// ALU
module ALU(
  input         clock,
                reset,
                io_flush_valid,
                io_FU_input_valid,
  input  [6:0]  io_FU_input_bits_decoded_instruction_PRD,
  input         io_FU_input_bits_decoded_instruction_RD_valid,
  input  [20:0] io_FU_input_bits_decoded_instruction_IMM,
  input  [2:0]  io_FU_input_bits_decoded_instruction_FUNCT3,
  input  [1:0]  io_FU_input_bits_decoded_instruction_packet_index,
  input  [5:0]  io_FU_input_bits_decoded_instruction_ROB_index,
  input  [3:0]  io_FU_input_bits_decoded_instruction_MOB_index,
  input  [4:0]  io_FU_input_bits_decoded_instruction_instructionType,
  input         io_FU_input_bits_decoded_instruction_needs_ALU,
                io_FU_input_bits_decoded_instruction_needs_branch_unit,
                io_FU_input_bits_decoded_instruction_SUBTRACT,
                io_FU_input_bits_decoded_instruction_MULTIPLY,
                io_FU_input_bits_decoded_instruction_FENCE,
                io_FU_input_bits_decoded_instruction_IS_IMM,
  input  [31:0] io_FU_input_bits_RS1_data,
                io_FU_input_bits_RS2_data,
                io_FU_input_bits_fetch_PC,
  output        io_FU_output_valid,
  output [6:0]  io_FU_output_bits_PRD,
  output [31:0] io_FU_output_bits_RD_data,
  output        io_FU_output_bits_RD_valid,
  output [31:0] io_FU_output_bits_fetch_PC,
  output [3:0]  io_FU_output_bits_MOB_index,
  output [5:0]  io_FU_output_bits_ROB_index,
  output [1:0]  io_FU_output_bits_fetch_packet_index
);
For scale: roughly 85 flip-flops, roughly 240 I/O pins, roughly 0.011 mm^2 of cells after synthesis.
export LEC_CHECK = 0
export CAP_MARGIN = 20
export CORE_MARGIN = 2
export CORE_UTILIZATION = 59
export SLEW_MARGIN = 20
create_clock -name core_clock -period 5.5 [get_ports {clock}]
run.sh (not shown) runs the stock make flow with config.mk's settings and CLKGATE_MAP_FILE=.
Change:
--- a/flow/config.mk
+++ b/flow/config.mk
@@ -6,6 +6,11 @@
 export NUM_CORES = 4
 export LEC_CHECK = 0
+export ABC_AREA = 1
 export CAP_MARGIN = 20
 export CORE_MARGIN = 2
-export CORE_UTILIZATION = 59
+export CORE_UTILIZATION = 52
+export CTS_CLUSTER_DIAMETER = 371
+export CTS_CLUSTER_SIZE = 95
+export PLACE_DENSITY = 0.36
 export SLEW_MARGIN = 20
+export TNS_END_PERCENT = 35
==> flow/constraint.sdc (replaced) <==
create_clock -name core_clock -period 3.07 [get_ports {clock}]
set_input_delay 0.6140 -clock core_clock [delete_from_list [all_inputs] [get_ports {clock}]]
set_output_delay 0.6140 -clock core_clock [all_outputs]
set_load 0.01 [all_outputs]
Now the flow aborted during 5_1_grt with GRT-0232.
Die area rises by 22%.
Area after synthesis rises by 8.5%.
Synthesized cell count rises by 44%.
Change:
--- a/flow/config.mk
+++ b/flow/config.mk
@@ -9,8 +9,7 @@
 export CAP_MARGIN = 20
 export CORE_MARGIN = 2
-export CORE_UTILIZATION = 52
-export CTS_CLUSTER_DIAMETER = 371
-export CTS_CLUSTER_SIZE = 95
-export PLACE_DENSITY = 0.36
+export CORE_UTILIZATION = 40
+export CTS_CLUSTER_DIAMETER = 382
+export CTS_CLUSTER_SIZE = 20
+export SETUP_SLACK_MARGIN = -0.6
 export SLEW_MARGIN = 20
-export TNS_END_PERCENT = 35
==> flow/constraint.sdc (replaced) <==
create_clock -name core_clock -period 6.0 [get_ports {clock}]
set_input_delay 1.2000 -clock core_clock [delete_from_list [all_inputs] [get_ports {clock}]]
set_output_delay 1.2000 -clock core_clock [all_outputs]
set_load 0.01 [all_outputs]
=> This time the run ran to the end with no violations. Die size climbs by about 30%. Synthesized cell count does not change. Area after synthesis is unchanged.
Change:
--- a/flow/config.mk
+++ b/flow/config.mk
@@ -9,7 +9,6 @@
 export CAP_MARGIN = 20
 export CORE_MARGIN = 2
-export CORE_UTILIZATION = 40
-export CTS_CLUSTER_DIAMETER = 382
-export CTS_CLUSTER_SIZE = 20
-export SETUP_SLACK_MARGIN = -0.6
+export CORE_UTILIZATION = 44
+export CTS_CLUSTER_SIZE = 95
 export SLEW_MARGIN = 20
+export TNS_END_PERCENT = 35
==> flow/constraint.sdc (replaced) <==
create_clock -name core_clock -period 3.07 [get_ports {clock}]
set_input_delay 0.6140 -clock core_clock [delete_from_list [all_inputs] [get_ports {clock}]]
set_output_delay 0.6140 -clock core_clock [all_outputs]
set_load 0.01 [all_outputs]
Result: This time the run completed and failed the layout checks on negative setup slack; cell area increases by 32%; combinational power increases to 2.9 times its value; core utilization increases by 23 points; worst setup slack gets worse by 950 ps; die size decreases by about 9%; via count increases by about 18%; sequential share of layout area decreases by 2.7 points.
Change:
--- a/flow/config.mk
+++ b/flow/config.mk
@@ -9,6 +9,7 @@
 export CAP_MARGIN = 20
 export CORE_MARGIN = 2
-export CORE_UTILIZATION = 44
-export CTS_CLUSTER_SIZE = 95
+export CORE_UTILIZATION = 72
+export GPL_ROUTABILITY_DRIVEN = 0
+export PLACE_DENSITY = 0.38
 export SLEW_MARGIN = 20
-export TNS_END_PERCENT = 35
+export TNS_END_PERCENT = 10
==> flow/constraint.sdc (replaced) <==
create_clock -name core_clock -period 1.98 [get_ports {clock}]
set_input_delay 0.3960 -clock core_clock [delete_from_list [all_inputs] [get_ports {clock}]]
set_output_delay 0.3960 -clock core_clock [all_outputs]
set_load 0.01 [all_outputs]
With this change the flow never finished: it broke off in 3_3_place_gp.
Die area shrinks by 38%.
Synthesized area is unchanged.
Synthesized cell count does not change.

* * *

Starting RTL as in the previous note.
export LEC_CHECK = 0
export CAP_MARGIN = 20
export CORE_MARGIN = 2
export CORE_UTILIZATION = 57
export CTS_CLUSTER_SIZE = 63
export SETUP_SLACK_MARGIN = 1.82
export SLEW_MARGIN = 20
export TNS_END_PERCENT = 5
create_clock -name core_clock -period 6.72 [get_ports {clock}]
Next try:
- CORE_UTILIZATION: 57 -> 40
- CTS_CLUSTER_SIZE: 63 -> not set
- SETUP_SLACK_MARGIN: 1.82 -> not set
- TNS_END_PERCENT: 5 -> not set
- clock period: 6.72 -> 5.5 ns (I/O delays scaled with it)
After rerunning: The changed run completed without violations. Clock-buffer cell count is unchanged. Routed wire length rose by 11%. Worst setup slack gets worse by 1400 ps. Worst hold slack gets worse by 240 ps. Core utilization is lower by 20 points.
Next try:
- ABC_AREA: not set -> 1
- CORE_UTILIZATION: 40 -> 52
- CTS_CLUSTER_DIAMETER: not set -> 371
- CTS_CLUSTER_SIZE: not set -> 95
- PLACE_DENSITY: not set -> 0.42
- TNS_END_PERCENT: not set -> 35
- clock period: 5.5 -> 3.07 ns (I/O delays scaled with it)
The new run never finished: it broke off in global routing (5_1_grt) (GRT-0232).
Area after synthesis is higher by 8.5%.
Synthesized cell count is higher by 44%.
Die size is lower by 16%.
Next try:
- ABC_AREA: 1 -> not set
- CORE_UTILIZATION: 52 -> 40
- CTS_CLUSTER_DIAMETER: 371 -> not set
- CTS_CLUSTER_SIZE: 95 -> not set
- PLACE_DENSITY: 0.42 -> not set
- TNS_END_PERCENT: 35 -> not set
- clock period: 3.07 -> 6.0 ns (I/O delays scaled with it)
What happened: Now the flow passed the timing, DRC and antenna checks; synthesized cell count goes down by 31%; die area goes up by 19%; synthesized area goes down by 7.9%.
Next try:
- ABC_AREA: not set -> 1
- CORE_ASPECT_RATIO: not set -> 0.5
- CORE_UTILIZATION: 40 -> 58
- CTS_CLUSTER_DIAMETER: not set -> 382
- CTS_CLUSTER_SIZE: not set -> 20
- SETUP_SLACK_MARGIN: not set -> -0.6
- TNS_END_PERCENT: not set -> 5
Effect: The changed run finished with timing, DRC and antenna clean. Global-route usage went up by 9.4 points. Hold slack is better by 14 ps. Sequential share of layout area went down by 0.30 points. Cell count went up by 24%. Total power went down by 2.1%. Design area went up by 2.6%.

* * *

Setup of run A:
Starting RTL as in the previous note.
==> flow/config.mk <==
export PLATFORM = sky130hd
export DESIGN_NAME = ALU
export DESIGN_NICKNAME = ALU
export VERILOG_FILES = /design/flow/design.v
export SDC_FILE = /design/flow/constraint.sdc
export NUM_CORES = 4
export LEC_CHECK = 0
export ABC_AREA = 1
export CAP_MARGIN = 20
export CORE_MARGIN = 2
export CORE_UTILIZATION = 71
export CTS_CLUSTER_DIAMETER = 242
export CTS_CLUSTER_SIZE = 39
export GPL_ROUTABILITY_DRIVEN = 1
export GPL_TIMING_DRIVEN = 1
export MAX_ROUTING_LAYER = met4
export MIN_ROUTING_LAYER = met1
export PLACE_DENSITY_LB_ADDON = 0.01
export SETUP_SLACK_MARGIN = -0.07
export SLEW_MARGIN = 15
export TNS_END_PERCENT = 35
==> flow/constraint.sdc <==
create_clock -name core_clock -period 8.46 [get_ports {clock}]
set_input_delay 1.6920 -clock core_clock [delete_from_list [all_inputs] [get_ports {clock}]]
set_output_delay 1.6920 -clock core_clock [all_outputs]
set_load 0.01 [all_outputs]
Stage in which a tool error killed run A: global placement (3_3_place_gp).
Edits applied to the flow inputs when going from run A to run B:
- GPL_ROUTABILITY_DRIVEN: 1 -> 0
- CTS_CLUSTER_DIAMETER: 242 -> unset
- CORE_UTILIZATION: 71 -> 44
- CTS_CLUSTER_SIZE: 39 -> 84
- ABC_AREA: 1 -> unset
- SETUP_SLACK_MARGIN: -0.07 -> 0.87
- MAX_ROUTING_LAYER: met4 -> unset
- the clock period (ns, I/O delays scaled along): 8.46 -> 3.05
==> comparison <==
- The flow for run B finished, though final verification flagged negative setup slack.
- Measured against each other, run A and run B differ in post-synthesis share of cell area spent on and-or and or-and gates, the higher figure coming from run B.
- Compared with run A, in run B synthesized cell count shows a reduction of 669, area fraction in full adders, half adders and majority gates rose by 0.89 points.
- Taking run A as 1.0, run B lands at 0.921 on yosys stat chip area.
### run B -> run C
- CORE_ASPECT_RATIO: unset -> 0.5
- CTS_CLUSTER_SIZE: 84 -> 98
- CORE_UTILIZATION: 44 -> 48
- PLACE_DENSITY_LB_ADDON: 0.01 -> unset
- CTS_CLUSTER_DIAMETER: unset -> 245
- SETUP_SLACK_MARGIN: 0.87 -> 1.24
- PLACE_DENSITY: unset -> 0.43
- the clock period (ns, I/O delays scaled along): 3.05 -> 7.71
### Flow results
The final layout from run C, which completed every stage, passed the timing, DRC and antenna checks at the end of the flow. The lower post-cts gate resize count came out of run C. Run C reports its routing layer with the top usage in global route as met1 while run B reports met2. Power: lower on run C. Diff run B -> run C: area of the chip -7.9%, clock buffer count from CTS comparable, placement-stage cell area fell by 23%. Going from run B to run C, reported clock group power shrank by more than half. Compared run C vs run B, and area growth from synthesis to layout is down in run C. Changes observed in run C relative to run B: cell area saw a decrease, clock network area share rose 0.43 points.
What run D does differently from run C at the input level:
- CTS_CLUSTER_SIZE: 98 -> 84
- GPL_TIMING_DRIVEN: 1 -> 0
- PLACE_DENSITY: 0.43 -> unset
- PLACE_DENSITY_LB_ADDON: unset -> 0.01
- SETUP_SLACK_MARGIN: 1.24 -> -0.07
- CORE_UTILIZATION: 48 -> 43
- CTS_CLUSTER_DIAMETER: 245 -> unset
- CORE_ASPECT_RATIO: 0.5 -> unset
- the clock period (ns, I/O delays scaled along): 7.71 -> 3.05
## What came out
In run D the worst hold slack across all endpoints turned out 0.96 ns lower than in run C.
Between run D and run C, it is run D whose remaining max-slew budget at the tightest pin is higher, by 6.6 points.
Compared with run C, run D has less setup slack.
Run D vs. run C: number of resized instances in the post-cts repair step went up by 295.
Looking at die area across run D and run C, the one that comes out higher is run D.
Nothing crashed in run D and all stages finished; the problem is that the final layout failed, the offending checks being negative setup slack.
Of run D and run C, it is run D that has the higher area overhead of the layout relative to synthesis.
> inputs changed (run D -> run E)
- setting CORE_ASPECT_RATIO to 0.5 for the first time
- setting CTS_CLUSTER_DIAMETER to 245 for the first time
- removing PLACE_DENSITY_LB_ADDON (formerly 0.01)
- changing GPL_TIMING_DRIVEN from 0 to 1
- setting PLACE_DENSITY to 0.43 for the first time
- changing CORE_UTILIZATION from 43 to 48
- changing the clock period (ns, I/O delays scaled along) from 3.05 to 7.71
[summary]
Per the final summary, run E finished and its layout is clean on timing, DRC and antenna. In run E, the design area came out 15% below the value in run D. Compared with run D, run E shows a lower period utilization. Run E against run D; number of non-clock buffers is down by more than a quarter.

* * *

Starting RTL as in the previous note.
Settings: LEC_CHECK=0, CAP_MARGIN=20, CORE_MARGIN=2, CORE_UTILIZATION=43, CTS_CLUSTER_SIZE=84, GPL_ROUTABILITY_DRIVEN=0, GPL_TIMING_DRIVEN=1, MIN_ROUTING_LAYER=met1, PLACE_DENSITY_LB_ADDON=0.01, SETUP_SLACK_MARGIN=-0.07, SLEW_MARGIN=15, TNS_END_PERCENT=35; clock period 7.71 ns.
Then changed:
- CAP_MARGIN: 20 -> 0
- CORE_ASPECT_RATIO: not set -> 0.9
- CTS_CLUSTER_DIAMETER: not set -> 138
- GPL_ROUTABILITY_DRIVEN: 0 -> 1
- MAX_ROUTING_LAYER: not set -> met4
- MIN_ROUTING_LAYER: met1 -> met2
- clock period: 7.71 -> 8.65 ns (I/O delays scaled with it)
The new run died in 5_1_grt (GRT-0116).
Synthesized area does not change.
Die size is about the same.
Synthesized cell count does not change.
Then changed:
- CAP_MARGIN: 0 -> 20
- CORE_ASPECT_RATIO: 0.9 -> not set
- CORE_UTILIZATION: 43 -> 45
- CTS_CLUSTER_DIAMETER: 138 -> not set
- GPL_ROUTABILITY_DRIVEN: 1 -> 0
- MAX_ROUTING_LAYER: met4 -> not set
- MIN_ROUTING_LAYER: met2 -> met1
- SLEW_MARGIN: 15 -> 25
- clock period: 8.65 -> 3.05 ns (I/O delays scaled with it)
What happened:
- This time the run completed and failed the layout checks on setup timing
- die area shrinks by 4.3%
- area after synthesis stays the same
- synthesized cell count does not change
Then changed:
- CORE_UTILIZATION: 45 -> 51
- PLACE_DENSITY: not set -> 0.44
- PLACE_DENSITY_LB_ADDON: 0.01 -> not set
- SLEW_MARGIN: 25 -> 15
=>
- This time the run did not get past 5_1_grt (GRT-0232)
- synthesized cell count stays the same
- area after synthesis stays the same
- die size decreases by roughly a tenth
Then changed:
- CORE_ASPECT_RATIO: not set -> 1.54
- CORE_UTILIZATION: 51 -> 48
- CTS_CLUSTER_DIAMETER: not set -> 245
- CTS_CLUSTER_SIZE: 84 -> 98
- PLACE_DENSITY: 0.44 -> 0.43
- clock period: 3.05 -> 7.71 ns (I/O delays scaled with it)
The changed run completed with no timing, DRC or antenna violations.
Synthesized area does not change.
Die size is higher by about 6%.
Synthesized cell count does not change.
Then changed:
- CORE_ASPECT_RATIO: 1.54 -> not set
- CORE_UTILIZATION: 48 -> 54
- CTS_CLUSTER_DIAMETER: 245 -> not set
- CTS_CLUSTER_SIZE: 98 -> 84
- PLACE_DENSITY: 0.43 -> not set
- PLACE_DENSITY_LB_ADDON: not set -> 0.01
- SETUP_SLACK_MARGIN: -0.07 -> -0.25
- clock period: 7.71 -> 3.51 ns (I/O delays scaled with it)
With this change the flow never finished: it broke off in 5_1_grt (GRT-0232).
Area after synthesis stays the same.
Die size fell by 11%.
Synthesized cell count stays the same.

* * *

The RTL this note starts from:
==> flow/design.v <==
module ALU(
  input         clock,
                reset,
                io_flush_valid,
                io_FU_input_valid,
  input  [6:0]  io_FU_input_bits_decoded_instruction_PRD,
  input         io_FU_input_bits_decoded_instruction_RD_valid,
  input  [20:0] io_FU_input_bits_decoded_instruction_IMM,
  input  [2:0]  io_FU_input_bits_decoded_instruction_FUNCT3,
  input  [1:0]  io_FU_input_bits_decoded_instruction_packet_index,
  input  [5:0]  io_FU_input_bits_decoded_instruction_ROB_index,
  input  [3:0]  io_FU_input_bits_decoded_instruction_MOB_index,
  input  [4:0]  io_FU_input_bits_decoded_instruction_instructionType,
  input         io_FU_input_bits_decoded_instruction_needs_ALU,
                io_FU_input_bits_decoded_instruction_needs_branch_unit,
                io_FU_input_bits_decoded_instruction_SUBTRACT,
                io_FU_input_bits_decoded_instruction_MULTIPLY,
                io_FU_input_bits_decoded_instruction_FENCE,
                io_FU_input_bits_decoded_instruction_IS_IMM,
  input  [31:0] io_FU_input_bits_RS1_data,
                io_FU_input_bits_RS2_data,
                io_FU_input_bits_fetch_PC,
  output        io_FU_output_valid,
  output [6:0]  io_FU_output_bits_PRD,
  output [31:0] io_FU_output_bits_RD_data,
  output        io_FU_output_bits_RD_valid,
  output [31:0] io_FU_output_bits_fetch_PC,
  output [3:0]  io_FU_output_bits_MOB_index,
  output [5:0]  io_FU_output_bits_ROB_index,
  output [1:0]  io_FU_output_bits_fetch_packet_index
);
  wire [31:0] RS1_signed = io_FU_input_bits_RS1_data;
  wire [31:0] RS1_unsigned = io_FU_input_bits_RS1_data;
  wire [31:0] instruction_PC =
    io_FU_input_bits_fetch_PC
    + {28'h0, io_FU_input_bits_decoded_instruction_packet_index, 2'h0};
  reg  [31:0] arithmetic_result;
  wire [31:0] IMM_signed =
    {{19{io_FU_input_bits_decoded_instruction_IMM[12]}},
     io_FU_input_bits_decoded_instruction_IMM[12:0]};
  wire [31:0] operand2_unsigned =
    io_FU_input_bits_decoded_instruction_IS_IMM ? IMM_signed : io_FU_input_bits_RS2_data;
  wire [4:0]  shamt = operand2_unsigned[4:0];
  wire        _REMU_T = io_FU_input_bits_decoded_instruction_instructionType == 5'hC;
  wire        _SLTU_T_1 = io_FU_input_bits_decoded_instruction_instructionType == 5'h4;
  wire        _BEQ_T = io_FU_input_bits_decoded_instruction_FUNCT3 == 3'h0;
  wire        ADD =
    (_REMU_T | _SLTU_T_1) & _BEQ_T & ~io_FU_input_bits_decoded_instruction_MULTIPLY
    & ~io_FU_input_bits_decoded_instruction_SUBTRACT;
  wire        SUB =
    (_REMU_T | _SLTU_T_1) & _BEQ_T & ~io_FU_input_bits_decoded_instruction_MULTIPLY
    & io_FU_input_bits_decoded_instruction_SUBTRACT;
  wire        SLL =
    (_REMU_T | _SLTU_T_1) & io_FU_input_bits_decoded_instruction_FUNCT3 == 3'h1
    & ~io_FU_input_bits_decoded_instruction_MULTIPLY;
  wire        _BGE_T = io_FU_input_bits_decoded_instruction_FUNCT3 == 3'h5;
  wire        SRL =
    (_REMU_T | _SLTU_T_1) & _BGE_T & ~io_FU_input_bits_decoded_instruction_MULTIPLY
    & ~io_FU_input_bits_decoded_instruction_SUBTRACT;
  wire        SRA =
    (_REMU_T | _SLTU_T_1) & _BGE_T & ~io_FU_input_bits_decoded_instruction_MULTIPLY
    & io_FU_input_bits_decoded_instruction_SUBTRACT;
  wire        AUIPC =
    io_FU_input_bits_decoded_instruction_instructionType == 5'h5
    & ~io_FU_input_bits_decoded_instruction_MULTIPLY;
  wire        ALU_input_valid =
    io_FU_input_valid & io_FU_input_bits_decoded_instruction_needs_ALU;
  wire        branch_unit_input_valid =
    io_FU_input_valid & io_FU_input_bits_decoded_instruction_needs_branch_unit;
  wire        mult_unit_input_valid =
    io_FU_input_valid & io_FU_input_bits_decoded_instruction_MULTIPLY;
  reg         io_FU_output_valid_REG;
  wire [31:0] add_result = RS1_unsigned + operand2_unsigned;
  wire [31:0] sub_result = RS1_unsigned - operand2_unsigned;
  wire [31:0] _GEN = {27'h0, shamt};
  wire [31:0] sra_result = $signed($signed(RS1_signed) >>> _GEN);
  wire [62:0] _sll_result_T = {31'h0, RS1_unsigned} << shamt;
  reg  [31:0] io_FU_output_bits_fetch_PC_REG;
  reg  [1:0]  io_FU_output_bits_fetch_packet_index_REG;
  reg  [6:0]  io_FU_output_bits_PRD_REG;
  reg         io_FU_output_bits_RD_valid_REG;
  reg  [3:0]  io_FU_output_bits_MOB_index_REG;
  reg  [5:0]  io_FU_output_bits_ROB_index_REG;
  always @(posedge clock) begin
    if (reset)
      arithmetic_result <= 32'h0;
    else begin
      arithmetic_result <=
        ADD
          ? add_result
          : SUB
              ? sub_result
              : (_REMU_T | _SLTU_T_1)
                & io_FU_input_bits_decoded_instruction_FUNCT3 == 3'h4
                & ~io_FU_input_bits_decoded_instruction_MULTIPLY
                  ? RS1_unsigned ^ operand2_unsigned
                  : (_REMU_T | _SLTU_T_1)
                    & io_FU_input_bits_decoded_instruction_FUNCT3 == 3'h6
                    & ~io_FU_input_bits_decoded_instruction_MULTIPLY
                      ? RS1_unsigned | operand2_unsigned
                      : (_REMU_T | _SLTU_T_1)
                        & (&io_FU_input_bits_decoded_instruction_FUNCT3)
                        & ~io_FU_input_bits_decoded_instruction_MULTIPLY
                          ? RS1_unsigned & operand2_unsigned
                          : SLL
                              ? _sll_result_T[31:0]
                              : SRL
                                  ? RS1_unsigned >> _GEN
                                  : SRA
                                      ? sra_result
                                      : (_REMU_T | _SLTU_T_1)
                                        & io_FU_input_bits_decoded_instruction_FUNCT3 == 3'h2
                                        & ~io_FU_input_bits_decoded_instruction_MULTIPLY
                                          ? {31'h0,
                                             $signed(RS1_signed) < $signed(io_FU_input_bits_decoded_instruction_IS_IMM
                                                                             ? IMM_signed
                                                                             : io_FU_input_bits_RS2_data)}
                                          : (_REMU_T | _SLTU_T_1)
                                            & io_FU_input_bits_decoded_instruction_FUNCT3 == 3'h3
                                            & ~io_FU_input_bits_decoded_instruction_MULTIPLY
                                              ? {31'h0, RS1_unsigned < operand2_unsigned}
                                              : io_FU_input_bits_decoded_instruction_instructionType == 5'hD
                                                & ~io_FU_input_bits_decoded_instruction_MULTIPLY
                                                  ? {io_FU_input_bits_decoded_instruction_IMM[19:0],
                                                     12'h0}
                                                  : 32'h0;
    end
    io_FU_output_valid_REG <=
      ALU_input_valid & ~io_flush_valid | io_FU_input_bits_decoded_instruction_FENCE;
    io_FU_output_bits_fetch_PC_REG <= io_FU_input_bits_fetch_PC;
    io_FU_output_bits_fetch_packet_index_REG <=
      io_FU_input_bits_decoded_instruction_packet_index;
    io_FU_output_bits_PRD_REG <= io_FU_input_bits_decoded_instruction_PRD;
    io_FU_output_bits_RD_valid_REG <= io_FU_input_bits_decoded_instruction_RD_valid;
    io_FU_output_bits_MOB_index_REG <= io_FU_input_bits_decoded_instruction_MOB_index;
    io_FU_output_bits_ROB_index_REG <= io_FU_input_bits_decoded_instruction_ROB_index;
  end  
  assign io_FU_output_valid = io_FU_output_valid_REG & ~io_flush_valid;
  assign io_FU_output_bits_PRD = io_FU_output_bits_PRD_REG;
  assign io_FU_output_bits_RD_data = arithmetic_result;
  assign io_FU_output_bits_RD_valid = io_FU_output_bits_RD_valid_REG;
  assign io_FU_output_bits_fetch_PC = io_FU_output_bits_fetch_PC_REG;
  assign io_FU_output_bits_MOB_index = io_FU_output_bits_MOB_index_REG;
  assign io_FU_output_bits_ROB_index = io_FU_output_bits_ROB_index_REG;
  assign io_FU_output_bits_fetch_packet_index = io_FU_output_bits_fetch_packet_index_REG;
endmodule
Settings: LEC_CHECK=0, CAP_MARGIN=25, CELL_PAD_IN_SITES_GLOBAL_PLACEMENT=2, CORE_MARGIN=2, CORE_UTILIZATION=39, CTS_CLUSTER_DIAMETER=103, CTS_CLUSTER_SIZE=57, GPL_ROUTABILITY_DRIVEN=0, GPL_TIMING_DRIVEN=0, HOLD_SLACK_MARGIN=0.19, MIN_ROUTING_LAYER=met1, SLEW_MARGIN=40; clock period 6.0 ns.
Rerun with:
CAP_MARGIN = 20   (was 25)
CELL_PAD_IN_SITES_GLOBAL_PLACEMENT = unset   (was 2)
CORE_UTILIZATION = 58   (was 39)
CTS_CLUSTER_DIAMETER = unset   (was 103)
CTS_CLUSTER_SIZE = 52   (was 57)
GPL_ROUTABILITY_DRIVEN = unset   (was 0)
GPL_TIMING_DRIVEN = unset   (was 0)
HOLD_SLACK_MARGIN = unset   (was 0.19)
MIN_ROUTING_LAYER = unset   (was met1)
SETUP_SLACK_MARGIN = -0.33   (was unset)
SLEW_MARGIN = 20   (was 40)
clock period = 3.96 ns   (was 6.0 ns; I/O delays follow)
Result:
- Now the flow aborted during 5_1_grt
- die area fell by a quarter to a third
- area after synthesis is unchanged
- synthesized cell count stays the same
No activity file was given, so power comes from the tool's default toggle rates.
